===== config.mk =====
export PLATFORM = sky130hd
export DESIGN_NAME = router
export DESIGN_NICKNAME = router
export VERILOG_FILES = /design/flow/design.v
export SDC_FILE = /design/flow/constraint.sdc
export NUM_CORES = 4
export LEC_CHECK = 0
export CAP_MARGIN = 20
export CELL_PAD_IN_SITES_DETAIL_PLACEMENT = 1
export CELL_PAD_IN_SITES_GLOBAL_PLACEMENT = 1
export CORE_ASPECT_RATIO = 0.71
export CORE_MARGIN = 2
export CORE_UTILIZATION = 40
export CTS_CLUSTER_DIAMETER = 380
export GPL_TIMING_DRIVEN = 1
export HOLD_SLACK_MARGIN = 0.05
export MAX_ROUTING_LAYER = met5
export PLACE_DENSITY_LB_ADDON = 0.03
export SLEW_MARGIN = 20
export TNS_END_PERCENT = 80

===== constraint.sdc =====
create_clock -name core_clock -period 2.72 [get_ports {clk}]
set_input_delay 0.5440 -clock core_clock [delete_from_list [all_inputs] [get_ports {clk}]]
set_output_delay 0.5440 -clock core_clock [all_outputs]
set_load 0.01 [all_outputs]

===== design.v =====
module router (
    input logic clk,
    input logic rst_n,
    input logic [3:0]  req_i,       
    input logic [31:0] data_n_i,
    input logic [31:0] data_s_i,
    input logic [31:0] data_e_i,
    input logic [31:0] data_w_i,
    input logic        yumi_i,     
    output logic [31:0] data_o,
    output logic        valid_o,
    output logic        busy_o
);
    logic [31:0] buffer [0:63];      
    logic [5:0]  write_ptr, read_ptr; 
    logic [6:0]  count;              
    logic write_en;
    logic read_en;
    assign write_en = (|req_i) && (count < 64);
    assign read_en  = (count > 0) && yumi_i;
    always_ff @(posedge clk or negedge rst_n) begin
        if (!rst_n) begin
            write_ptr <= 0;
            read_ptr  <= 0;
            count     <= 0;
            busy_o    <= 0;
            valid_o   <= 0;
            data_o    <= 0;
        end else begin
            if (write_en) begin
                if (req_i[0])      buffer[write_ptr] <= data_n_i;
                else if (req_i[1]) buffer[write_ptr] <= data_s_i;
                else if (req_i[2]) buffer[write_ptr] <= data_e_i;
                else if (req_i[3]) buffer[write_ptr] <= data_w_i;
                write_ptr <= write_ptr + 1;
            end
            if (read_en) begin
                data_o    <= buffer[read_ptr];
                valid_o   <= 1;
                read_ptr  <= read_ptr + 1;
            end else begin
                valid_o <= 0;
            end
            if (write_en && !read_en) begin
                count <= count + 1;           
            end 
            else if (!write_en && read_en) begin
                count <= count - 1;           
            end
            if (count >= 60) busy_o <= 1; 
            else             busy_o <= 0;
        end
    end
endmodule

===== run.sh =====
#!/bin/bash
# the make line also repeats each setting of config.mk as NAME=value (left out here)
make -C /OpenROAD-flow-scripts/flow DESIGN_CONFIG=/design/flow/config.mk WORK_HOME=/design/flow/orfs CLKGATE_MAP_FILE= finish

==> metrics.txt, run 1 <==
# HELP chip_impl_metric Yosys and OpenROAD flow results
# TYPE chip_impl_metric gauge
chip_impl_metric{name="intPower",unit="mW"} 62.28
chip_impl_metric{name="simple_gate_area_share",unit="%"} 5.386
chip_impl_info{name="top_cells_area",value="sky130_fd_sc_hd__edfxtp_1 (79%), sky130_fd_sc_hd__a22oi_1 (7.7%), sky130_fd_sc_hd__dfrtp_1 (1.7%)"} 1
chip_impl_metric{name="post_synth_ao_oa_area_fraction",unit="%"} 10.84
chip_impl_info{name="crit-reg2reg-capture",value="data_o[2]"} 1
chip_impl_metric{name="combinationalPower",unit="mW"} 23.9
chip_impl_info{name="tritoncts_clock_tree",value="built"} 1
chip_impl_metric{name="max_clk_rate",unit="MHz"} 312.3
chip_impl_metric{name="tool_warnings",unit=""} 37
chip_impl_info{name="ctsRootBufferMaster",value="sky130_fd_sc_hd__clkbuf_16"} 1
chip_impl_info{name="so_faults",value="negative setup slack"} 1
chip_impl_metric{name="design.core.area",unit="um^2"} 193500
chip_impl_metric{name="clkLatencyLatePin",unit="ps"} 890
chip_impl_metric{name="floorplan.initialDensity",unit="%"} 40.25
chip_impl_metric{name="routed_wl",unit="mm"} 336.9
chip_impl_info{name="synth.most_common_cell",value="sky130_fd_sc_hd__edfxtp_1"} 1
chip_impl_metric{name="powerClk",unit="mW"} 28.4
chip_impl_metric{name="yosysTopAreaCellShare",unit="%"} 78.98
chip_impl_metric{name="vias_per_cell",unit=""} 6.324
chip_impl_metric{name="cells_in_synth_stat_txt",unit=""} 4481
chip_impl_metric{name="vias_in_the_first_global_route",unit=""} 50173
chip_impl_metric{name="skew",unit="ps"} 41.82
chip_impl_metric{name="power.leakage",unit="nW"} 33.83
chip_impl_metric{name="power_frac_comb",unit="%"} 26.6
chip_impl_metric{name="r2r_cells",unit=""} 11
chip_impl_info{name="crit_path_start_kind",value="flip-flop"} 1
chip_impl_metric{name="rows",unit=""} 136
chip_impl_metric{name="die_h",unit="um"} 375.8
chip_impl_metric{name="wire_per_inst",unit="um"} 41.20
chip_impl_metric{name="layout_min_cycle_time",unit="ps"} 3202
chip_impl_metric{name="post_synth_inst_count",unit=""} 4481
chip_impl_metric{name="first_pass_iters",unit=""} 6
chip_impl_metric{name="pwr.group.sequential",unit="mW"} 37.6
chip_impl_metric{name="synth.cell_area",unit="um^2"} 77870
chip_impl_info{name="run_status",value="finished with violations"} 1
chip_impl_metric{name="p_per_area",unit="nW/um^2"} 883.5
chip_impl_metric{name="grt_first_pass_wirelength",unit="mm"} 447.6
chip_impl_metric{name="floorplan.die_area",unit="um^2"} 198300
chip_impl_metric{name="setup-violations-final",unit=""} 34
chip_impl_metric{name="synth-async-reset-ratio",unit="%"} 2.523
chip_impl_metric{name="via_count",unit=""} 51709
chip_impl_metric{name="place_ws",unit="ps"} -1169
chip_impl_metric{name="holdWs",unit="ps"} 353.3
chip_impl_info{name="hp-class",value="in2async"} 1
chip_impl_metric{name="xor_area_share",unit="%"} 0.1800
chip_impl_info{name="synth_top_flop_cell",value="sky130_fd_sc_hd__edfxtp_1"} 1
chip_impl_metric{name="worst_ep_required_time",unit="ps"} 3460
chip_impl_metric{name="ys_chip_area",unit="um^2"} 77870
chip_impl_metric{name="drc",unit=""} 0
chip_impl_metric{name="ys_seq_share",unit="%"} 80.68
chip_impl_metric{name="post_synth.cell_area_avg",unit="um^2"} 17.38
chip_impl_metric{name="num-nets-final",unit=""} 5601
chip_impl_metric{name="sequentialPowerShare",unit="%"} 41.8
chip_impl_metric{name="drv_cap",unit=""} 0
chip_impl_metric{name="hpwl_dp",unit="mm"} 227.8
chip_impl_metric{name="timing.critical_path.depth",unit=""} 11
chip_impl_metric{name="numCtsBuffers",unit=""} 209
chip_impl_info{name="timing_worst_setup_path_type",value="reg2reg"} 1
chip_impl_metric{name="final_report_hold_violation_count",unit=""} 0
chip_impl_metric{name="critical_path.max_fanout",unit=""} 7
chip_impl_metric{name="port_buffers",unit=""} 168
chip_impl_metric{name="max_slew_margin",unit="%"} 25.94
chip_impl_metric{name="cts.clk_slew.worst_paths",unit="ps"} 70
chip_impl_metric{name="drt_first_iter_violations",unit=""} 7864
chip_impl_info{name="cp-endpoint",value="data_o[2]"} 1
chip_impl_metric{name="grt_usage",unit="%"} 33.53
chip_impl_metric{name="global_route_congestion_overflow_total",unit=""} 0
chip_impl_metric{name="worstPathArrival",unit="ps"} 3950
chip_impl_info{name="common_cells",value="sky130_fd_sc_hd__edfxtp_1 (2048), sky130_fd_sc_hd__a22oi_1 (802), sky130_fd_sc_hd__clkbuf_1 (209)"} 1
chip_impl_metric{name="synthMuxAreaShare",unit="%"} 1.017
chip_impl_info{name="biggest_consumer",value="sequential cells"} 1
chip_impl_metric{name="crit_buf_inv",unit=""} 4
chip_impl_metric{name="peak_supply_drop",unit="V"} 0.0006436
chip_impl_metric{name="drv_slew",unit=""} 0
chip_impl_info{name="ys_top_logic_family",value="AND-OR/OR-AND gates"} 1
chip_impl_metric{name="worst-slew-pin-transition",unit="ps"} 1111
chip_impl_info{name="timing.critical_path.cells",value="buf_6 > and3b_2 > buf_4 > and2_4 > buf_6 > a22oi_2 > nand4_1 > or4_4 > nor4_4 > buf_4 > o221ai_2"} 1
chip_impl_info{name="startpoint",value="read_ptr[3]"} 1
chip_impl_metric{name="area.growth.synth_to_final",unit="%"} 30.75
chip_impl_metric{name="antenna_left",unit=""} 0
chip_impl_info{name="rsz_0062_raised_after_global_routing",value="true"} 1
chip_impl_metric{name="grt_antenna_before_repair",unit=""} 22
chip_impl_metric{name="cell_variety_after_synth",unit=""} 60
chip_impl_metric{name="final_critical_path_setup_slack",unit="ps"} -482.0
chip_impl_metric{name="die_width",unit="um"} 527.6
chip_impl_metric{name="cts_buffer_depth",unit=""} 4
chip_impl_metric{name="clkPwrFrac",unit="%"} 31.6
chip_impl_info{name="worst_path_dominant_cell_family",value="simple AND/OR/NAND/NOR gates"} 1
chip_impl_metric{name="synth_flop_count",unit=""} 2101
chip_impl_metric{name="r2r_setup_slack",unit="ps"} -480
chip_impl_info{name="worstSetupEndpointType",value="flip-flop"} 1
chip_impl_metric{name="grt_max_degree",unit=""} 65
chip_impl_metric{name="io-pin-count",unit=""} 169
chip_impl_metric{name="clock_sink_count",unit=""} 2101
chip_impl_metric{name="gp_congestion",unit=""} 0.9568
chip_impl_metric{name="final_util",unit="%"} 52.62
chip_impl_metric{name="ys.warnings.count",unit=""} 2
chip_impl_info{name="worstReg2RegStart",value="read_ptr[3]"} 1
chip_impl_metric{name="edf_count",unit=""} 2048
chip_impl_metric{name="postSynthNetCount",unit=""} 4632
chip_impl_metric{name="power.share.switching",unit="%"} 30.75
chip_impl_metric{name="cts_max_level",unit=""} 4
chip_impl_info{name="critical-path-slowest-cell",value="sky130_fd_sc_hd__or4_4"} 1
chip_impl_metric{name="layout_worst_path_cycle_share",unit="%"} 117.7
chip_impl_info{name="synth_top_cell_by_area",value="sky130_fd_sc_hd__edfxtp_1"} 1
chip_impl_metric{name="critical_path.max_stage_delay",unit="ps"} 570
chip_impl_metric{name="netSwitchingPower",unit="mW"} 27.66
chip_impl_metric{name="synth_adder_area_share",unit="%"} 0.2667
==> per-stage QoR <==
step                cells  power, mW  TNS, ps  cell area, um^2
CTS                  8151      88.57    -7133           100800
global placement     7690      57.30  -325370            91680
detailed placement   7690      57.48  -327900            91680
global route         8171      91.94   -10390           101800
floorplan            4481      45.35  -554280            78280
finish               8177      89.95    -8516           101800
==> routing by layer <==
metal | routed length, um | GRT usage (%) | vias to the layer above
li1 | - | - | 20427
met4 | 8828 | 7.793 | 4
met1 | 147700 | 50.98 | 27814
met5 | 136 | 0 | -
met3 | 39630 | 9.052 | 430
met2 | 140600 | 47.58 | 3034
==> cell type report <==
cell class / count / area (um^2)
fillers: 17459 / 91660
multi-input cells: 2065 / 16750
repair buffers: 1054 / 12480
well taps: 2553 / 3194
inverters: 19 / 73.82
flip-flops and latches: 2101 / 62840
clock inverters: 100 / 829.5
clock buffers: 277 / 5630
diodes: 8 / 20.02
==> timing repair <==
| item | 4_1_cts | 5_1_grt |
|---|---|---|
| gates cloned | 9 | 1 |
| resized | 405 | 194 |
| pin swaps | 123 | 116 |
| endpoints found under the hold margin | 53 | 0 |
| setup buffers | 81 | 24 |
| setup endpoints to repair | 39 | 40 |
| hold buffers | 1 | 0 |
==> inputs of run 2 (changes only) <==
- CELL_PAD_IN_SITES_DETAIL_PLACEMENT: 1 -> default
- CELL_PAD_IN_SITES_GLOBAL_PLACEMENT: 1 -> default
- CORE_ASPECT_RATIO: 0.71 -> default
- CORE_UTILIZATION: 40 -> 50
- CTS_CLUSTER_DIAMETER: 380 -> default
- GPL_TIMING_DRIVEN: 1 -> default
- HOLD_SLACK_MARGIN: 0.05 -> default
- MAX_ROUTING_LAYER: met5 -> default
- PLACE_DENSITY: default -> 0.6
- PLACE_DENSITY_LB_ADDON: 0.03 -> default
- TNS_END_PERCENT: 80 -> default
- clock period: 2.72 -> 5.0 ns (I/O delays scaled with it)
==> run 2 against run 1 <==
Clock-buffer cell count down 11. Via count fell by 7.5%. Now clean on timing, DRC and antenna. Largest cell class unchanged. Power decreased by 52%. Highest routed layer unchanged.
==> metrics.txt, run 2 <==
# HELP chip_impl_metric Yosys and OpenROAD flow results
# TYPE chip_impl_metric gauge
chip_impl_metric{name="cts.clk_slew.worst_paths",unit="ps"} 60
chip_impl_info{name="ys_top_logic_family",value="AND-OR/OR-AND gates"} 1
chip_impl_metric{name="synth_flop_count",unit=""} 2101
chip_impl_info{name="worst_path_dominant_cell_family",value="simple AND/OR/NAND/NOR gates"} 1
chip_impl_info{name="common_cells",value="sky130_fd_sc_hd__edfxtp_1 (2048), sky130_fd_sc_hd__a22oi_1 (802), sky130_fd_sc_hd__clkbuf_1 (209)"} 1
chip_impl_info{name="top_cells_area",value="sky130_fd_sc_hd__edfxtp_1 (79%), sky130_fd_sc_hd__a22oi_1 (7.7%), sky130_fd_sc_hd__dfrtp_1 (1.7%)"} 1
chip_impl_metric{name="instances_no_fill",unit=""} 7006
chip_impl_metric{name="drt_first_iter_violations",unit=""} 8005
chip_impl_metric{name="max_slew_margin",unit="%"} 12.83
chip_impl_metric{name="vias_in_the_first_global_route",unit=""} 45297
chip_impl_info{name="synth.most_common_cell",value="sky130_fd_sc_hd__edfxtp_1"} 1
chip_impl_metric{name="sequentialPowerShare",unit="%"} 47.4
chip_impl_info{name="rsz_0062_raised_after_global_routing",value="false"} 1
chip_impl_metric{name="r2r_setup_slack",unit="ps"} 560
chip_impl_metric{name="post_synth_inst_count",unit=""} 4481
chip_impl_metric{name="vias_per_cell",unit=""} 6.827
chip_impl_metric{name="die_width",unit="um"} 398.6
chip_impl_metric{name="post-place-cells",unit=""} 6618
chip_impl_metric{name="global_route_congestion_overflow_total",unit=""} 0
chip_impl_metric{name="critical_path.max_stage_delay",unit="ps"} 800
chip_impl_metric{name="synthMuxAreaShare",unit="%"} 1.017
chip_impl_metric{name="port_buffers",unit=""} 168
chip_impl_metric{name="power.leakage",unit="nW"} 29.07
chip_impl_metric{name="skew",unit="ps"} 23.78
chip_impl_metric{name="cell_variety_after_synth",unit=""} 60
chip_impl_metric{name="critical_path.max_fanout",unit=""} 26
chip_impl_metric{name="timing.critical_path.depth",unit=""} 9
chip_impl_metric{name="totalNegativeSetupSlack",unit="ps"} 0
chip_impl_metric{name="layout.area.seq",unit="um^2"} 62830
chip_impl_metric{name="grt_antenna_before_repair",unit=""} 6
chip_impl_metric{name="wire_per_inst",unit="um"} 38.77
chip_impl_metric{name="place_ws",unit="ps"} 595.7
chip_impl_metric{name="post_cts_resized",unit=""} 0
chip_impl_metric{name="layout_min_cycle_time",unit="ps"} 4437
chip_impl_metric{name="floorplan.initialDensity",unit="%"} 50.43
chip_impl_metric{name="num-nets-final",unit=""} 4931
chip_impl_info{name="tritoncts_clock_tree",value="built"} 1
chip_impl_metric{name="worst-slew-pin-transition",unit="ps"} 1275
chip_impl_metric{name="drv_cap",unit=""} 0
chip_impl_metric{name="clkLatencyLatePin",unit="ps"} 850
chip_impl_metric{name="drc",unit=""} 0
chip_impl_metric{name="power_frac_comb",unit="%"} 17.8
chip_impl_metric{name="power.share.switching",unit="%"} 28.95
chip_impl_metric{name="hpwl_dp",unit="mm"} 162.1
chip_impl_info{name="crit_path_start_kind",value="flip-flop"} 1
chip_impl_metric{name="post-cts-setup-buffers",unit=""} 0
chip_impl_metric{name="rows",unit=""} 144
chip_impl_metric{name="num-fill-cells",unit=""} 11491
chip_impl_info{name="startpoint",value="read_ptr[2]"} 1
chip_impl_metric{name="numCtsBuffers",unit=""} 203
chip_impl_info{name="crit-reg2reg-capture",value="data_o[4]"} 1
chip_impl_metric{name="netSwitchingPower",unit="mW"} 12.61
chip_impl_metric{name="tool_warnings",unit=""} 35
chip_impl_metric{name="final_critical_path_setup_slack",unit="ps"} 563.1
chip_impl_metric{name="clkPwrFrac",unit="%"} 34.8
chip_impl_metric{name="r2r_cells",unit=""} 9
chip_impl_metric{name="gp_congestion",unit=""} 0.9460
chip_impl_metric{name="cells_in_synth_stat_txt",unit=""} 4481
chip_impl_metric{name="worstPathArrival",unit="ps"} 5120
chip_impl_info{name="ctsRootBufferMaster",value="sky130_fd_sc_hd__clkbuf_16"} 1
chip_impl_info{name="biggest_consumer",value="sequential cells"} 1
chip_impl_info{name="timing.critical_path.cells",value="buf_4 > mux2_2 > nor3b_1 > o221ai_1 > a2111oi_0 > nand3_2 > nand2_1 > buf_4 > o221ai_1"} 1
chip_impl_metric{name="floorplan.die_area",unit="um^2"} 158900
chip_impl_metric{name="grt_usage",unit="%"} 34.17
chip_impl_metric{name="yosysTopAreaCellShare",unit="%"} 78.98
chip_impl_info{name="cp-endpoint",value="data_o[4]"} 1
chip_impl_metric{name="cts_buffer_depth",unit=""} 3
chip_impl_metric{name="ys_chip_area",unit="um^2"} 77870
chip_impl_info{name="synth_top_cell_by_area",value="sky130_fd_sc_hd__edfxtp_1"} 1
chip_impl_metric{name="edf_count",unit=""} 2048
chip_impl_info{name="worstSetupEndpointType",value="flip-flop"} 1
chip_impl_metric{name="routed_wl",unit="mm"} 271.6
chip_impl_metric{name="cts_max_level",unit=""} 4
chip_impl_metric{name="summed_area_of_non_filler_cells_in_the_final_layout",unit="um^2"} 90630
chip_impl_metric{name="io-pin-count",unit=""} 169
chip_impl_metric{name="final_report_hold_violation_count",unit=""} 0
chip_impl_metric{name="peak_supply_drop",unit="V"} 0.0003610
chip_impl_info{name="timing_worst_setup_path_type",value="reg2reg"} 1
chip_impl_metric{name="worst_ep_required_time",unit="ps"} 5690
chip_impl_metric{name="simple_gate_area_share",unit="%"} 5.386
chip_impl_metric{name="ys.warnings.count",unit=""} 2
chip_impl_metric{name="ys_seq_share",unit="%"} 80.68
chip_impl_info{name="run_status",value="timing/DRC/antenna clean"} 1
chip_impl_metric{name="clock_sink_count",unit=""} 2101
chip_impl_info{name="hp-class",value="in2async"} 1
chip_impl_metric{name="post_synth_ao_oa_area_fraction",unit="%"} 10.84
chip_impl_metric{name="powerClk",unit="mW"} 15.1
chip_impl_metric{name="synth.cell_area",unit="um^2"} 77870
chip_impl_metric{name="antenna_left",unit=""} 0
chip_impl_metric{name="holdWs",unit="ps"} 117.2
chip_impl_metric{name="postSynthNetCount",unit=""} 4632
chip_impl_metric{name="die_h",unit="um"} 398.6
chip_impl_metric{name="drv_slew",unit=""} 0
chip_impl_metric{name="intPower",unit="mW"} 30.94
chip_impl_metric{name="xor_area_share",unit="%"} 0.1800
chip_impl_info{name="critical-path-slowest-cell",value="sky130_fd_sc_hd__dfrtp_1"} 1
chip_impl_metric{name="hold_buffer_count_at_cts",unit=""} 0
chip_impl_metric{name="pwr.group.sequential",unit="mW"} 20.6
chip_impl_metric{name="grt_first_pass_wirelength",unit="mm"} 369.6
chip_impl_metric{name="combinationalPower",unit="mW"} 7.77
chip_impl_info{name="synth_top_flop_cell",value="sky130_fd_sc_hd__edfxtp_1"} 1
chip_impl_metric{name="synth-async-reset-ratio",unit="%"} 2.523
chip_impl_metric{name="multi_input_comb_area",unit="um^2"} 14750
chip_impl_metric{name="layout_worst_path_cycle_share",unit="%"} 88.74
chip_impl_metric{name="grt_max_degree",unit=""} 65
chip_impl_metric{name="design.core.area",unit="um^2"} 154400
chip_impl_metric{name="area.growth.synth_to_final",unit="%"} 16.39
chip_impl_metric{name="max_clk_rate",unit="MHz"} 225.4
chip_impl_metric{name="postPlaceCellArea",unit="um^2"} 84080
chip_impl_metric{name="p_per_area",unit="nW/um^2"} 480.5
chip_impl_metric{name="synth_adder_area_share",unit="%"} 0.2667
chip_impl_metric{name="post_synth.cell_area_avg",unit="um^2"} 17.38
chip_impl_metric{name="first_pass_iters",unit=""} 12
chip_impl_metric{name="setup-violations-final",unit=""} 0
chip_impl_info{name="worstReg2RegStart",value="read_ptr[2]"} 1
chip_impl_metric{name="crit_buf_inv",unit=""} 2
chip_impl_metric{name="via_count",unit=""} 47829
-- run 2: stage by stage --
step,util [%],power [mW]
finish,58.70,43.55
global route,58.68,44.49
CTS,58.67,43.34
detailed placement,54.45,28.50
global placement,54.42,28.44
floorplan,-,24.64
-- run 2: routing by layer --
| metal | track usage [%] | vias up | wire length [um] |
|---|---|---|---|
| met5 | 0 | - | 13 |
| met4 | 17.36 | 2 | 16570 |
| met3 | 8.727 | 794 | 35030 |
| met2 | 51.34 | 3642 | 121000 |
| met1 | 46.50 | 24333 | 99040 |
| li1 | - | 19058 | - |
-- run 2: cell type report --
class | count | area share [%]
antenna | 8 | 0.02209
clock buffer | 266 | 6.047
clock inverter | 113 | 1.135
inverter | 19 | 0.07869
multi-input combinational | 2063 | 16.27
sequential | 2101 | 69.32
tap | 2044 | 2.822
timing repair buffer | 392 | 4.299
==> inputs of run 3 (changes only) <==
- CELL_PAD_IN_SITES_DETAIL_PLACEMENT: default -> 1
- CORE_UTILIZATION: 50 -> 37
- CTS_CLUSTER_DIAMETER: default -> 124
- PLACE_DENSITY: 0.6 -> default
- PLACE_DENSITY_LB_ADDON: default -> 0.01
- clock period: 5.0 -> 2.76 ns (I/O delays scaled with it)
==> run 3 against run 2 <==
Now fails the layout checks on negative setup slack. Register-to-register slack worse by 800 ps. Flip-flop count unchanged. Final cell count up 21%. Clock-buffer cell count up 42. Sequential share of layout area down 8.5 points. Worst hold slack worse by 2.2 ps. Via count up 5.4%. Utilization down 9.3 points. Die area up 35%. Global-route usage down 3.4 points.
==> metrics.txt, run 3 <==
# HELP chip_impl_metric Yosys and OpenROAD flow results
# TYPE chip_impl_metric gauge
chip_impl_metric{name="clkPwrFrac",unit="%"} 33.0
chip_impl_info{name="cp-endpoint",value="data_o[5]"} 1
chip_impl_metric{name="design.core.area",unit="um^2"} 209400
chip_impl_metric{name="final_report_hold_violation_count",unit=""} 0
chip_impl_metric{name="vias_per_cell",unit=""} 5.938
chip_impl_metric{name="synth.cell_area",unit="um^2"} 77870
chip_impl_metric{name="max_clk_rate",unit="MHz"} 333.3
chip_impl_metric{name="synthMuxAreaShare",unit="%"} 1.017
chip_impl_metric{name="die_width",unit="um"} 462.8
chip_impl_metric{name="power.leakage",unit="nW"} 34.28
chip_impl_metric{name="ys_seq_share",unit="%"} 80.68
chip_impl_metric{name="power.share.switching",unit="%"} 30.24
chip_impl_metric{name="skew",unit="ps"} 45.47
chip_impl_metric{name="yosysTopAreaCellShare",unit="%"} 78.98
chip_impl_metric{name="cts_max_level",unit=""} 4
chip_impl_metric{name="port_buffers",unit=""} 168
chip_impl_metric{name="grt_usage",unit="%"} 30.80
chip_impl_metric{name="clkLatencyLatePin",unit="ps"} 890
chip_impl_metric{name="summed_area_of_non_filler_cells_in_the_final_layout",unit="um^2"} 103400
chip_impl_metric{name="timing.critical_path.depth",unit=""} 14
chip_impl_metric{name="setup-violations-final",unit=""} 35
chip_impl_metric{name="via_count",unit=""} 50418
chip_impl_metric{name="post-place-cells",unit=""} 7960
chip_impl_metric{name="worstPathArrival",unit="ps"} 3750
chip_impl_metric{name="ys_chip_area",unit="um^2"} 77870
chip_impl_metric{name="global_route_congestion_overflow_total",unit=""} 0
chip_impl_metric{name="postPlaceCellArea",unit="um^2"} 92690
chip_impl_metric{name="floorplan.die_area",unit="um^2"} 214100
chip_impl_metric{name="instances_no_fill",unit=""} 8491
chip_impl_metric{name="grt_first_pass_wirelength",unit="mm"} 449.6
chip_impl_info{name="synth_top_cell_by_area",value="sky130_fd_sc_hd__edfxtp_1"} 1
chip_impl_metric{name="first_pass_iters",unit=""} 5
chip_impl_metric{name="io-pin-count",unit=""} 169
chip_impl_info{name="run_status",value="finished with violations"} 1
chip_impl_info{name="worst_path_dominant_cell_family",value="simple AND/OR/NAND/NOR gates"} 1
chip_impl_metric{name="cell_variety_after_synth",unit=""} 60
chip_impl_metric{name="tool_warnings",unit=""} 37
chip_impl_metric{name="worst-slew-pin-transition",unit="ps"} 1014
chip_impl_metric{name="synth_adder_area_share",unit="%"} 0.2667
chip_impl_metric{name="r2r_setup_slack",unit="ps"} -240
chip_impl_info{name="common_cells",value="sky130_fd_sc_hd__edfxtp_1 (2048), sky130_fd_sc_hd__a22oi_1 (802), sky130_fd_sc_hd__clkbuf_1 (209)"} 1
chip_impl_metric{name="crit_buf_inv",unit=""} 6
chip_impl_metric{name="hpwl_dp",unit="mm"} 224.4
chip_impl_metric{name="xor_area_share",unit="%"} 0.1800
chip_impl_metric{name="clock_sink_count",unit=""} 2101
chip_impl_metric{name="totalPowerFinal",unit="mW"} 89.45
chip_impl_metric{name="p_per_area",unit="nW/um^2"} 865.5
chip_impl_metric{name="synth-async-reset-ratio",unit="%"} 2.523
chip_impl_metric{name="floorplan.initialDensity",unit="%"} 37.19
chip_impl_info{name="ctsRootBufferMaster",value="sky130_fd_sc_hd__clkbuf_16"} 1
chip_impl_metric{name="cells_in_synth_stat_txt",unit=""} 4481
chip_impl_info{name="ys_top_logic_family",value="AND-OR/OR-AND gates"} 1
chip_impl_metric{name="die_h",unit="um"} 462.8
chip_impl_metric{name="vias_in_the_first_global_route",unit=""} 50562
chip_impl_metric{name="intPower",unit="mW"} 62.40
chip_impl_metric{name="rows",unit=""} 168
chip_impl_metric{name="drv_slew",unit=""} 0
chip_impl_metric{name="wire_per_inst",unit="um"} 39.53
chip_impl_info{name="timing_worst_setup_path_type",value="reg2reg"} 1
chip_impl_metric{name="worst_ep_required_time",unit="ps"} 3510
chip_impl_metric{name="routed_wl",unit="mm"} 335.6
chip_impl_metric{name="netSwitchingPower",unit="mW"} 27.05
chip_impl_metric{name="area.growth.synth_to_final",unit="%"} 32.73
chip_impl_metric{name="drc",unit=""} 0
chip_impl_metric{name="post_synth.cell_area_avg",unit="um^2"} 17.38
chip_impl_info{name="biggest_consumer",value="sequential cells"} 1
chip_impl_metric{name="post_synth_inst_count",unit=""} 4481
chip_impl_info{name="crit_path_start_kind",value="flip-flop"} 1
chip_impl_metric{name="critical_path.max_fanout",unit=""} 7
chip_impl_info{name="synth.most_common_cell",value="sky130_fd_sc_hd__edfxtp_1"} 1
chip_impl_metric{name="pwr.group.sequential",unit="mW"} 37.1
chip_impl_metric{name="gp_congestion",unit=""} 0.8723
chip_impl_metric{name="layout_worst_path_cycle_share",unit="%"} 108.7
chip_impl_metric{name="layout_min_cycle_time",unit="ps"} 3000
chip_impl_metric{name="r2r_cells",unit=""} 14
chip_impl_info{name="top_cells_area",value="sky130_fd_sc_hd__edfxtp_1 (79%), sky130_fd_sc_hd__a22oi_1 (7.7%), sky130_fd_sc_hd__dfrtp_1 (1.7%)"} 1
chip_impl_metric{name="antenna_left",unit=""} 0
chip_impl_metric{name="numCtsBuffers",unit=""} 226
chip_impl_metric{name="powerClk",unit="mW"} 29.6
chip_impl_info{name="startpoint",value="read_ptr[1]"} 1
chip_impl_metric{name="simple_gate_area_share",unit="%"} 5.386
chip_impl_info{name="rsz_0062_raised_after_global_routing",value="true"} 1
chip_impl_info{name="worstSetupEndpointType",value="flip-flop"} 1
chip_impl_info{name="hp-class",value="in2async"} 1
chip_impl_info{name="so_faults",value="negative setup slack"} 1
chip_impl_metric{name="edf_count",unit=""} 2048
chip_impl_metric{name="synth_flop_count",unit=""} 2101
chip_impl_metric{name="place_ws",unit="ps"} -937.7
chip_impl_metric{name="cts.clk_slew.worst_paths",unit="ps"} 60
chip_impl_metric{name="drv_cap",unit=""} 0
chip_impl_metric{name="peak_supply_drop",unit="V"} 0.0007376
chip_impl_metric{name="ys.warnings.count",unit=""} 2
chip_impl_info{name="tritoncts_clock_tree",value="built"} 1
chip_impl_metric{name="grt_antenna_before_repair",unit=""} 18
chip_impl_metric{name="drt_first_iter_violations",unit=""} 6068
chip_impl_metric{name="critical_path.max_stage_delay",unit="ps"} 390
chip_impl_metric{name="cts_buffer_depth",unit=""} 3
chip_impl_metric{name="post_synth_ao_oa_area_fraction",unit="%"} 10.84
chip_impl_metric{name="final_util",unit="%"} 49.37
chip_impl_info{name="synth_top_flop_cell",value="sky130_fd_sc_hd__edfxtp_1"} 1
chip_impl_info{name="timing.critical_path.cells",value="inv_2 > buf_6 > ha_4 > nor3b_2 > buf_4 > and2_4 > buf_12 > buf_16 > a22oi_2 > nand4_1 > nor4_2 > buf_4 > nand4_1 > a221o_1"} 1
chip_impl_metric{name="final_critical_path_setup_slack",unit="ps"} -240.3
chip_impl_info{name="crit-reg2reg-capture",value="data_o[5]"} 1
chip_impl_metric{name="grt_max_degree",unit=""} 65
chip_impl_metric{name="combinationalPower",unit="mW"} 22.8
chip_impl_info{name="critical-path-slowest-cell",value="sky130_fd_sc_hd__dfrtp_1"} 1
chip_impl_metric{name="postSynthNetCount",unit=""} 4632
chip_impl_info{name="worstReg2RegStart",value="read_ptr[1]"} 1
chip_impl_metric{name="num-nets-final",unit=""} 5631
chip_impl_metric{name="sequentialPowerShare",unit="%"} 41.4
chip_impl_metric{name="power_frac_comb",unit="%"} 25.5
chip_impl_metric{name="max_slew_margin",unit="%"} 32.38
run 3: area by class of cell:
cell class,instances,area (um^2)
antenna,15,37.54
fill,19453,106000
sequential,2101,62830
tap,2805,3510
multi-input combinational,2065,16690
clock inverter,111,1051
inverter,19,71.32
clock buffer,308,6093
timing repair buffer,1067,13070
run 3: repair_timing:
action                                  4_1_cts  5_1_grt
endpoints found under the setup margin       34       35
pin swaps                                   127       89
setup buffers                                70       20
gates cloned                                 10        3
gates resized                               403      144
endpoints found under the hold margin        28        0
hold buffers                                  1        0
run 3: metrics by stage:
stage,hold WS [ps],TNS (ps)
floorplan,256.4,-470150
detailed placement,376.3,-686750
global placement,377.1,-538390
finish,115.0,-4877
global route,93.75,-7394
CTS,80.64,-3866
run 3: routing by layer:
layer	up-vias	wire length, um	track usage (%)
met5	-	26	0
met4	4	13870	11.20
met3	484	19410	3.998
met2	1919	164000	51.39
met1	27467	138300	41.26
li1	20544	-	-
==> inputs of run 4 (changes only) <==
- ABC_AREA: default -> 1
- CAP_MARGIN: 20 -> 0
- CELL_PAD_IN_SITES_DETAIL_PLACEMENT: 1 -> 2
- CELL_PAD_IN_SITES_GLOBAL_PLACEMENT: default -> 3
- CORE_MARGIN: 2 -> 4
- CORE_UTILIZATION: 37 -> 50
- CTS_CLUSTER_DIAMETER: 124 -> 121
- CTS_CLUSTER_SIZE: default -> 71
- GPL_ROUTABILITY_DRIVEN: default -> 0
- GPL_TIMING_DRIVEN: default -> 0
- MAX_ROUTING_LAYER: default -> met4
- PLACE_DENSITY: default -> 0.39
- PLACE_DENSITY_LB_ADDON: 0.01 -> default
- SLEW_MARGIN: 20 -> 35
- clock period: 2.76 -> 6.09 ns (I/O delays scaled with it)
==> run 4 against run 3 <==
The run now fails in detailed placement (3_5_place_dp). Synthesized area increased by 8.3%. Synthesized cell count increased by 60%. Die area decreased by 18%.
==> metrics.txt, run 4 <==
# HELP chip_impl_metric Physical implementation figures
# TYPE chip_impl_metric gauge
chip_impl_metric{name="synth_flop_count",unit=""} 2101
chip_impl_info{name="synth_top_cell_by_area",value="sky130_fd_sc_hd__edfxtp_1"} 1
chip_impl_info{name="top_cells_area",value="sky130_fd_sc_hd__edfxtp_1 (73%), sky130_fd_sc_hd__nand2_1 (12%), sky130_fd_sc_hd__nor2_1 (3.8%)"} 1
chip_impl_metric{name="cell_variety_after_synth",unit=""} 32
chip_impl_info{name="synth.most_common_cell",value="sky130_fd_sc_hd__nand2_1"} 1
chip_impl_metric{name="ys_chip_area",unit="um^2"} 84330
chip_impl_info{name="common_cells",value="sky130_fd_sc_hd__nand2_1 (2671), sky130_fd_sc_hd__edfxtp_1 (2048), sky130_fd_sc_hd__nor2_1 (854)"} 1
chip_impl_info{name="lastStage",value="detailed placement (3_5_place_dp)"} 1
chip_impl_metric{name="synth.cell_area",unit="um^2"} 84330
chip_impl_metric{name="post_synth.cell_area_avg",unit="um^2"} 11.78
chip_impl_metric{name="port_buffers",unit=""} 166
chip_impl_metric{name="postSynthNetCount",unit=""} 7310
chip_impl_metric{name="yosysTopAreaCellShare",unit="%"} 72.93
chip_impl_metric{name="synthMuxAreaShare",unit="%"} 0
chip_impl_metric{name="floorplan.die_area",unit="um^2"} 175300
chip_impl_metric{name="rows",unit=""} 150
chip_impl_metric{name="cells_in_synth_stat_txt",unit=""} 7159
chip_impl_metric{name="floorplan.initialDensity",unit="%"} 50.37
chip_impl_metric{name="io-pin-count",unit=""} 169
chip_impl_metric{name="simple_gate_area_share",unit="%"} 22.07
chip_impl_info{name="run.stop_error",value="[ERROR DPL-0033] detailed placement checks failed during check placement."} 1
chip_impl_metric{name="ys.warnings.count",unit=""} 2
chip_impl_metric{name="post_synth_ao_oa_area_fraction",unit="%"} 0.6351
chip_impl_metric{name="die_width",unit="um"} 418.7
chip_impl_info{name="run_status",value="did not finish"} 1
chip_impl_metric{name="design.core.area",unit="um^2"} 167400
chip_impl_metric{name="edf_count",unit=""} 2048
chip_impl_metric{name="post_synth_inst_count",unit=""} 7159
chip_impl_info{name="ys_top_logic_family",value="simple AND/OR/NAND/NOR gates"} 1
chip_impl_metric{name="die_h",unit="um"} 418.7
chip_impl_metric{name="xor_area_share",unit="%"} 0.1454
chip_impl_metric{name="synth_adder_area_share",unit="%"} 0.2463
chip_impl_metric{name="ys_seq_share",unit="%"} 74.50
chip_impl_metric{name="synth-async-reset-ratio",unit="%"} 2.523
chip_impl_info{name="synth_top_flop_cell",value="sky130_fd_sc_hd__edfxtp_1"} 1
[run 4: stage by stage]
stage | std cells | area, um^2
after global placement | 9529 | 88750
after floorplan | 7159 | 84330
==> inputs of run 5 (changes only) <==
- CAP_MARGIN: 0 -> 20
- CELL_PAD_IN_SITES_DETAIL_PLACEMENT: 2 -> default
- CELL_PAD_IN_SITES_GLOBAL_PLACEMENT: 3 -> default
- CORE_MARGIN: 4 -> 2
- CORE_UTILIZATION: 50 -> 70
- CTS_CLUSTER_DIAMETER: 121 -> default
- CTS_CLUSTER_SIZE: 71 -> 73
- GPL_ROUTABILITY_DRIVEN: 0 -> default
- GPL_TIMING_DRIVEN: 0 -> default
- MAX_ROUTING_LAYER: met4 -> default
- PLACE_DENSITY: 0.39 -> 0.37
- SLEW_MARGIN: 35 -> 20
- clock period: 6.09 -> 2.54 ns (I/O delays scaled with it)
==> run 5 against run 4 <==
The layout now fails its checks (negative setup slack). Synthesized cell count did not move. Die area fell by 30%. Synthesized area did not move.
==> metrics.txt, run 5 <==
# HELP chip_impl_metric Yosys and OpenROAD flow results
# TYPE chip_impl_metric gauge
chip_impl_metric{name="netSwitchingPower",unit="mW"} 33.59
chip_impl_metric{name="cell_variety_after_synth",unit=""} 32
chip_impl_info{name="rsz_0062_raised_after_global_routing",value="true"} 1
chip_impl_metric{name="synthMuxAreaShare",unit="%"} 0
chip_impl_metric{name="final_report_hold_violation_count",unit=""} 0
chip_impl_metric{name="drt_first_iter_violations",unit=""} 9224
chip_impl_info{name="so_faults",value="negative setup slack"} 1
chip_impl_metric{name="cells_in_synth_stat_txt",unit=""} 7159
chip_impl_metric{name="cts.clk_slew.worst_paths",unit="ps"} 60
chip_impl_metric{name="io-pin-count",unit=""} 169
chip_impl_metric{name="hpwl_dp",unit="mm"} 151.6
chip_impl_metric{name="synth-async-reset-ratio",unit="%"} 2.523
chip_impl_metric{name="wire_per_inst",unit="um"} 27.78
chip_impl_metric{name="via_count",unit=""} 61264
chip_impl_metric{name="worstPathArrival",unit="ps"} 3440
chip_impl_info{name="ctsRootBufferMaster",value="sky130_fd_sc_hd__clkbuf_16"} 1
chip_impl_info{name="cpMostUsedCell",value="sky130_fd_sc_hd__nand2_1"} 1
chip_impl_metric{name="intPower",unit="mW"} 64.17
chip_impl_metric{name="floorplan.die_area",unit="um^2"} 123300
chip_impl_metric{name="yosysTopAreaCellShare",unit="%"} 72.93
chip_impl_metric{name="synth_adder_area_share",unit="%"} 0.2463
chip_impl_metric{name="tool_warnings",unit=""} 39
chip_impl_metric{name="numCtsBuffers",unit=""} 198
chip_impl_metric{name="sequentialPowerShare",unit="%"} 41.4
chip_impl_metric{name="clkLatencyLatePin",unit="ps"} 840
chip_impl_info{name="ys_top_logic_family",value="simple AND/OR/NAND/NOR gates"} 1
chip_impl_info{name="timing.critical_path.cells",value="inv_2 > buf_4 > ha_4 > buf_6 > nand3_4 > nor2_4 > buf_12 > bufbuf_16 > nand2_1 > nand2_1 > nor2_2 > nand2_2 > nor2_2 > nand2_2 > nor2_2 > nand2_1 > nand2_1 > nand2_1"} 1
chip_impl_metric{name="place_ws",unit="ps"} -1256
chip_impl_metric{name="grt_antenna_before_repair",unit=""} 3
chip_impl_info{name="startpoint",value="read_ptr[1]"} 1
chip_impl_metric{name="worst_ep_required_time",unit="ps"} 3270
chip_impl_metric{name="combinationalPower",unit="mW"} 29.7
chip_impl_metric{name="critical_path.max_fanout",unit=""} 5
chip_impl_metric{name="timing.critical_path.depth",unit=""} 18
chip_impl_metric{name="max_slew_margin",unit="%"} 43.28
chip_impl_metric{name="global_route_congestion_overflow_total",unit=""} 0
chip_impl_metric{name="power_frac_comb",unit="%"} 30.4
chip_impl_metric{name="synth.cell_area",unit="um^2"} 84330
chip_impl_info{name="synth_top_cell_by_area",value="sky130_fd_sc_hd__edfxtp_1"} 1
chip_impl_metric{name="floorplan.initialDensity",unit="%"} 70.48
chip_impl_metric{name="routed_wl",unit="mm"} 265.2
chip_impl_metric{name="simple_gate_area_share",unit="%"} 22.07
chip_impl_metric{name="powerClk",unit="mW"} 27.6
chip_impl_metric{name="grt_first_pass_wirelength",unit="mm"} 378.5
chip_impl_metric{name="port_buffers",unit=""} 168
chip_impl_metric{name="grt_usage",unit="%"} 43.25
chip_impl_metric{name="grt_max_degree",unit=""} 80
chip_impl_info{name="worst_path_dominant_cell_family",value="simple AND/OR/NAND/NOR gates"} 1
chip_impl_metric{name="layout_worst_path_cycle_share",unit="%"} 106.7
chip_impl_info{name="top_cells_area",value="sky130_fd_sc_hd__edfxtp_1 (73%), sky130_fd_sc_hd__nand2_1 (12%), sky130_fd_sc_hd__nor2_1 (3.8%)"} 1
chip_impl_info{name="hp-class",value="in2async"} 1
chip_impl_metric{name="post_synth.cell_area_avg",unit="um^2"} 11.78
chip_impl_metric{name="clkPwrFrac",unit="%"} 28.2
chip_impl_metric{name="vias_per_cell",unit=""} 6.418
chip_impl_info{name="worstReg2RegStart",value="read_ptr[1]"} 1
chip_impl_metric{name="num-nets-final",unit=""} 7924
chip_impl_info{name="synth.most_common_cell",value="sky130_fd_sc_hd__nand2_1"} 1
chip_impl_metric{name="skew",unit="ps"} 24.68
chip_impl_metric{name="cts_max_level",unit=""} 4
chip_impl_info{name="worstSetupEndpointType",value="flip-flop"} 1
chip_impl_metric{name="worst-slew-pin-transition",unit="ps"} 850.8
chip_impl_info{name="tritoncts_clock_tree",value="built"} 1
chip_impl_metric{name="ys.warnings.count",unit=""} 2
chip_impl_metric{name="xor_area_share",unit="%"} 0.1454
chip_impl_metric{name="power.leakage",unit="nW"} 39.58
chip_impl_info{name="common_cells",value="sky130_fd_sc_hd__nand2_1 (2671), sky130_fd_sc_hd__edfxtp_1 (2048), sky130_fd_sc_hd__nor2_1 (854)"} 1
chip_impl_metric{name="max_clk_rate",unit="MHz"} 368.9
chip_impl_metric{name="critical_path.max_stage_delay",unit="ps"} 380
chip_impl_info{name="biggest_consumer",value="sequential cells"} 1
chip_impl_metric{name="drc",unit=""} 0
chip_impl_metric{name="p_per_area",unit="nW/um^2"} 958.1
chip_impl_info{name="crit_path_start_kind",value="flip-flop"} 1
chip_impl_metric{name="r2r_cells",unit=""} 18
chip_impl_metric{name="area.growth.synth_to_final",unit="%"} 21.00
chip_impl_metric{name="die_h",unit="um"} 351.1
chip_impl_metric{name="final_critical_path_setup_slack",unit="ps"} -170.5
chip_impl_metric{name="clock_sink_count",unit=""} 2101
chip_impl_metric{name="post_synth_ao_oa_area_fraction",unit="%"} 0.6351
chip_impl_info{name="run_status",value="finished with violations"} 1
chip_impl_metric{name="drv_cap",unit=""} 0
chip_impl_metric{name="die_width",unit="um"} 351.1
chip_impl_metric{name="power.share.switching",unit="%"} 34.36
chip_impl_info{name="cp-endpoint",value="data_o[9]"} 1
chip_impl_metric{name="drv_slew",unit=""} 0
chip_impl_metric{name="setup-violations-final",unit=""} 33
chip_impl_metric{name="crit_buf_inv",unit=""} 5
chip_impl_metric{name="first_pass_iters",unit=""} 9
chip_impl_metric{name="totalNegativeSetupSlack",unit="ps"} -2873
chip_impl_info{name="timing_worst_setup_path_type",value="reg2reg"} 1
chip_impl_metric{name="layout_min_cycle_time",unit="ps"} 2710
chip_impl_metric{name="rows",unit=""} 127
chip_impl_metric{name="ys_seq_share",unit="%"} 74.50
chip_impl_metric{name="pwr.group.sequential",unit="mW"} 40.4
chip_impl_metric{name="antenna_left",unit=""} 0
chip_impl_metric{name="vias_in_the_first_global_route",unit=""} 59585
chip_impl_metric{name="edf_count",unit=""} 2048
chip_impl_info{name="synth_top_flop_cell",value="sky130_fd_sc_hd__edfxtp_1"} 1
chip_impl_info{name="crit-reg2reg-capture",value="data_o[9]"} 1
chip_impl_metric{name="cts_buffer_depth",unit=""} 3
chip_impl_metric{name="postSynthNetCount",unit=""} 7310
chip_impl_metric{name="gp_congestion",unit=""} 1.018
chip_impl_metric{name="synth_flop_count",unit=""} 2101
chip_impl_info{name="critical-path-slowest-cell",value="sky130_fd_sc_hd__dfrtp_1"} 1
chip_impl_metric{name="post_synth_inst_count",unit=""} 7159
chip_impl_metric{name="design.core.area",unit="um^2"} 119700
chip_impl_metric{name="peak_supply_drop",unit="V"} 0.001332
chip_impl_metric{name="hold_buffer_count_at_cts",unit=""} 0
chip_impl_metric{name="r2r_setup_slack",unit="ps"} -170
chip_impl_metric{name="ys_chip_area",unit="um^2"} 84330
run 5: layout make-up:
| class | count | area [um^2] |
|---|---|---|
| Antenna cell | 2 | 5.005 |
| Clock buffer | 255 | 5231 |
| Clock inverter | 104 | 664.4 |
| Fill cell | 5789 | 17620 |
| Inverter | 64 | 257.7 |
| Multi-Input combinational cell | 4650 | 21370 |
| Sequential cell | 2101 | 62830 |
| Tap cell | 1612 | 2017 |
| Timing Repair Buffer | 758 | 9657 |
run 5: metrics by stage:
stage	instance area (um^2)	utilization [%]	cells	total power, mW	hold WS (ps)
floorplan	84500	-	7159	52.14	212.4
global placement	93430	78.08	9069	64.97	466.3
detailed placement	93480	78.13	9071	65.49	471.8
CTS	101400	84.75	9527	95.07	120.3
global route	102000	85.27	9544	99.56	183.3
finish	102000	85.28	9546	97.76	168.1
run 5: layer usage:
| layer | global-route usage [%] | vias to the layer above | routed length [um] |
|---|---|---|---|
| li1 | - | 26098 | - |
| met1 | 54.96 | 29220 | 86990 |
| met2 | 66.63 | 4962 | 122300 |
| met3 | 11.41 | 978 | 36240 |
| met4 | 28.26 | 6 | 19600 |
| met5 | 0 | - | 31 |
run 5: repair_timing:
item / 4_1_cts / 5_1_grt
pin swaps: 84 / 46
resized: 253 / 117
endpoints found under the setup margin: 1314 / 201
buffers inserted: 51 / 12
gates cloned: 47 / 2
==> inputs of run 6 (changes only) <==
- CAP_MARGIN: 20 -> 30
- CELL_PAD_IN_SITES_GLOBAL_PLACEMENT: default -> 1
- CORE_ASPECT_RATIO: default -> 1.5
- CORE_UTILIZATION: 70 -> 46
- CTS_CLUSTER_SIZE: 73 -> default
- GPL_ROUTABILITY_DRIVEN: default -> 0
- GPL_TIMING_DRIVEN: default -> 0
- PLACE_DENSITY: 0.37 -> default
- PLACE_DENSITY_LB_ADDON: default -> 0.01
- SETUP_SLACK_MARGIN: default -> 1.05
- TNS_END_PERCENT: default -> 40
- clock period: 2.54 -> 3.77 ns (I/O delays scaled with it)
==> run 6 against run 5 <==
Now clean on timing, DRC and antenna. Global-route usage down 14 points. Highest routed layer unchanged. Setup slack better by 1100 ps. Combinational power down 37%. First-iteration DRC count shrank 52%. Critical endpoint is now data_o[30]. Clock-buffer cell count is 24 higher. Design area increased by 1.3%. Fmax is 3.6% lower.
==> metrics.txt, run 6 <==
# HELP chip_impl_metric Yosys and OpenROAD flow results
# TYPE chip_impl_metric gauge
chip_impl_metric{name="max_clk_rate",unit="MHz"} 355.7
chip_impl_metric{name="drt_first_iter_violations",unit=""} 4396
chip_impl_metric{name="critical_path.max_fanout",unit=""} 7
chip_impl_metric{name="hpwl_dp",unit="mm"} 203.7
chip_impl_info{name="tritoncts_clock_tree",value="built"} 1
chip_impl_metric{name="floorplan.die_area",unit="um^2"} 186800
chip_impl_info{name="timing_worst_setup_path_type",value="reg2reg"} 1
chip_impl_metric{name="simple_gate_area_share",unit="%"} 22.07
chip_impl_metric{name="io-pin-count",unit=""} 169
chip_impl_metric{name="global_route_congestion_overflow_total",unit=""} 0
chip_impl_metric{name="cts_max_level",unit=""} 4
chip_impl_metric{name="max_slew_margin",unit="%"} 44.17
chip_impl_metric{name="skew",unit="ps"} 43.96
chip_impl_metric{name="area.growth.synth_to_final",unit="%"} 22.59
chip_impl_metric{name="cts_buffer_depth",unit=""} 4
chip_impl_metric{name="grt_usage",unit="%"} 28.78
chip_impl_metric{name="port_buffers",unit=""} 166
chip_impl_info{name="ys_top_logic_family",value="simple AND/OR/NAND/NOR gates"} 1
chip_impl_info{name="cp-endpoint",value="data_o[30]"} 1
chip_impl_metric{name="grt_antenna_before_repair",unit=""} 5
chip_impl_metric{name="clkPwrFrac",unit="%"} 29.9
chip_impl_metric{name="combinationalPower",unit="mW"} 18.6
chip_impl_info{name="hold-path-endpoint",value="buffer[3][31]"} 1
chip_impl_info{name="globalRoute.busiestLayer",value="met2"} 1
chip_impl_metric{name="die_h",unit="um"} 528.4
chip_impl_metric{name="setup-violations-final",unit=""} 0
chip_impl_info{name="cpMostUsedCell",value="sky130_fd_sc_hd__nand2_1"} 1
chip_impl_info{name="ctsRootBufferMaster",value="sky130_fd_sc_hd__clkbuf_16"} 1
chip_impl_metric{name="intPower",unit="mW"} 42.60
chip_impl_info{name="startpoint",value="read_ptr[1]"} 1
chip_impl_metric{name="layout_min_cycle_time",unit="ps"} 2812
chip_impl_metric{name="power_frac_comb",unit="%"} 28.5
chip_impl_metric{name="drc",unit=""} 0
chip_impl_metric{name="die_width",unit="um"} 353.6
chip_impl_info{name="timing.critical_path.cells",value="ha_2 > buf_8 > inv_4 > nor2_4 > clkbuf_16 > buf_8 > buf_8 > nand3_1 > nand2_1 > nor2_1 > nand2_1 > nor2_4 > nand2_2 > nor2_1 > nand2_1 > nand2_1 > nand2_1"} 1
chip_impl_info{name="hold_path_startpoint",value="req_i[0]"} 1
chip_impl_info{name="critical-path-slowest-cell",value="sky130_fd_sc_hd__nor2_4"} 1
chip_impl_metric{name="drv_slew",unit=""} 0
chip_impl_metric{name="post_synth_ao_oa_area_fraction",unit="%"} 0.6351
chip_impl_metric{name="ys_chip_area",unit="um^2"} 84330
chip_impl_metric{name="whs_path_depth",unit=""} 4
chip_impl_info{name="synth.most_common_cell",value="sky130_fd_sc_hd__nand2_1"} 1
chip_impl_metric{name="antenna_left",unit=""} 0
chip_impl_metric{name="global_route.usage.met2",unit="%"} 49.45
chip_impl_metric{name="yosysTopAreaCellShare",unit="%"} 72.93
chip_impl_metric{name="routed_wl",unit="mm"} 273.3
chip_impl_metric{name="netSwitchingPower",unit="mW"} 22.54
chip_impl_metric{name="num-fill-cells",unit=""} 15170
chip_impl_metric{name="cell_variety_after_synth",unit=""} 32
chip_impl_metric{name="globalRouteMet3Util",unit="%"} 3.400
chip_impl_metric{name="post_synth.cell_area_avg",unit="um^2"} 11.78
chip_impl_metric{name="clock_sink_count",unit=""} 2101
chip_impl_metric{name="timing.critical_path.depth",unit=""} 17
chip_impl_metric{name="instances_no_fill",unit=""} 10628
chip_impl_metric{name="design.core.area",unit="um^2"} 182300
chip_impl_info{name="common_cells",value="sky130_fd_sc_hd__nand2_1 (2671), sky130_fd_sc_hd__edfxtp_1 (2048), sky130_fd_sc_hd__nor2_1 (854)"} 1
chip_impl_metric{name="cts.clk_slew.worst_paths",unit="ps"} 70
chip_impl_info{name="rsz_0062_raised_after_global_routing",value="true"} 1
chip_impl_metric{name="wire_per_inst",unit="um"} 25.72
chip_impl_info{name="top_cells_area",value="sky130_fd_sc_hd__edfxtp_1 (73%), sky130_fd_sc_hd__nand2_1 (12%), sky130_fd_sc_hd__nor2_1 (3.8%)"} 1
chip_impl_metric{name="synth_flop_count",unit=""} 2101
chip_impl_metric{name="sequentialPowerShare",unit="%"} 41.6
chip_impl_metric{name="rows",unit=""} 192
chip_impl_metric{name="p_per_area",unit="nW/um^2"} 630.1
chip_impl_metric{name="post_synth_inst_count",unit=""} 7159
chip_impl_metric{name="edf_count",unit=""} 2048
chip_impl_info{name="crit_path_start_kind",value="flip-flop"} 1
chip_impl_metric{name="synth.cell_area",unit="um^2"} 84330
chip_impl_metric{name="postPlaceCellArea",unit="um^2"} 93160
chip_impl_metric{name="drv_cap",unit=""} 0
chip_impl_metric{name="peak_supply_drop",unit="V"} 0.0004281
chip_impl_metric{name="pwr.group.sequential",unit="mW"} 27.1
chip_impl_metric{name="vias_per_cell",unit=""} 5.310
chip_impl_info{name="worstSetupEndpointType",value="flip-flop"} 1
chip_impl_metric{name="power.share.switching",unit="%"} 34.60
chip_impl_metric{name="synthMuxAreaShare",unit="%"} 0
chip_impl_metric{name="r2r_setup_slack",unit="ps"} 960
chip_impl_metric{name="holdWs",unit="ps"} 474.1
chip_impl_metric{name="final_report_hold_violation_count",unit=""} 0
chip_impl_metric{name="ys.warnings.count",unit=""} 2
chip_impl_info{name="hp-class",value="in2reg"} 1
chip_impl_metric{name="worst-slew-pin-transition",unit="ps"} 835.4
chip_impl_metric{name="grt_first_pass_wirelength",unit="mm"} 383.7
chip_impl_info{name="worst_path_dominant_cell_family",value="simple AND/OR/NAND/NOR gates"} 1
chip_impl_metric{name="vias_in_the_first_global_route",unit=""} 55182
chip_impl_metric{name="critical_path.max_stage_delay",unit="ps"} 470
chip_impl_metric{name="r2r_cells",unit=""} 17
chip_impl_metric{name="via_count",unit=""} 56430
chip_impl_info{name="worstReg2RegStart",value="read_ptr[1]"} 1
chip_impl_info{name="synth_top_cell_by_area",value="sky130_fd_sc_hd__edfxtp_1"} 1
chip_impl_metric{name="tool_warnings",unit=""} 38
chip_impl_metric{name="postSynthNetCount",unit=""} 7310
chip_impl_metric{name="xor_area_share",unit="%"} 0.1454
chip_impl_metric{name="first_pass_iters",unit=""} 5
chip_impl_metric{name="post-place-cells",unit=""} 10096
chip_impl_metric{name="ys_seq_share",unit="%"} 74.50
chip_impl_metric{name="powerClk",unit="mW"} 19.5
chip_impl_metric{name="grtUsageMet1",unit="%"} 34.88
chip_impl_metric{name="clkLatencyLatePin",unit="ps"} 870
chip_impl_metric{name="numCtsBuffers",unit=""} 203
chip_impl_metric{name="floorplan.initialDensity",unit="%"} 46.25
chip_impl_info{name="crit-reg2reg-capture",value="data_o[30]"} 1
chip_impl_metric{name="summed_area_of_non_filler_cells_in_the_final_layout",unit="um^2"} 103400
chip_impl_metric{name="synth_adder_area_share",unit="%"} 0.2463
chip_impl_metric{name="cells_in_synth_stat_txt",unit=""} 7159
chip_impl_metric{name="worst_ep_required_time",unit="ps"} 4550
chip_impl_metric{name="grt_max_degree",unit=""} 36
chip_impl_info{name="run_status",value="timing/DRC/antenna clean"} 1
chip_impl_metric{name="crit_buf_inv",unit=""} 5
chip_impl_metric{name="layout_worst_path_cycle_share",unit="%"} 74.58
chip_impl_info{name="biggest_consumer",value="sequential cells"} 1
chip_impl_metric{name="power.leakage",unit="nW"} 40.48
chip_impl_metric{name="worstPathArrival",unit="ps"} 3590
chip_impl_info{name="synth_top_flop_cell",value="sky130_fd_sc_hd__edfxtp_1"} 1
chip_impl_metric{name="num-nets-final",unit=""} 8201
chip_impl_metric{name="synth-async-reset-ratio",unit="%"} 2.523
==> run 6: routing by layer <==
| layer | wire (um) | vias up | part of all wire (%) |
|---|---|---|---|
| met3 | 13190 | 487 | 4.8 |
| met1 | 106100 | 27660 | 39 |
| met4 | 19240 | 2 | 7.0 |
| li1 | - | 26601 | - |
| met2 | 134800 | 1680 | 49 |
| met5 | 20 | - | 0.0073 |
==> run 6: what timing repair did <==
item / 4_1_cts / 5_1_grt
hold buffers: 2 / 0
endpoints found under the setup margin: 2404 / 1058
endpoints found under the hold margin: 19 / 0
gates cloned: 0 / 6
gates resized: 457 / 315
pin swaps: 87 / 125
buffers inserted: 75 / 91
==> run 6: per-stage QoR <==
stage               power [mW]  util, %  TNS, ps  worst slack, ps
finish                   65.14    56.70        0            958.4
global route             67.21    56.70        0            895.3
CTS                      64.42    55.70        0            748.7
detailed placement       43.76    51.09  -510550           -637.3
global placement         43.18    48.92        -            -5086
floorplan                35.13        -        0            204.8
==> run 6: final cells by class <==
type	count	area (um^2)	area share, %
flip-flops and latches	2101	62830	60.77
well taps	2425	3034	2.935
clock buffers	279	5508	5.328
clock inverters	78	661.9	0.6403
multi-input cells	4614	21560	20.86
repair buffers	686	7069	6.838
inverters	64	254.0	0.2457
plain buffers	380	2457	2.377
diodes	1	2.502	0.002421
Power figures rest on the tool's default switching activity, not on a simulated workload.
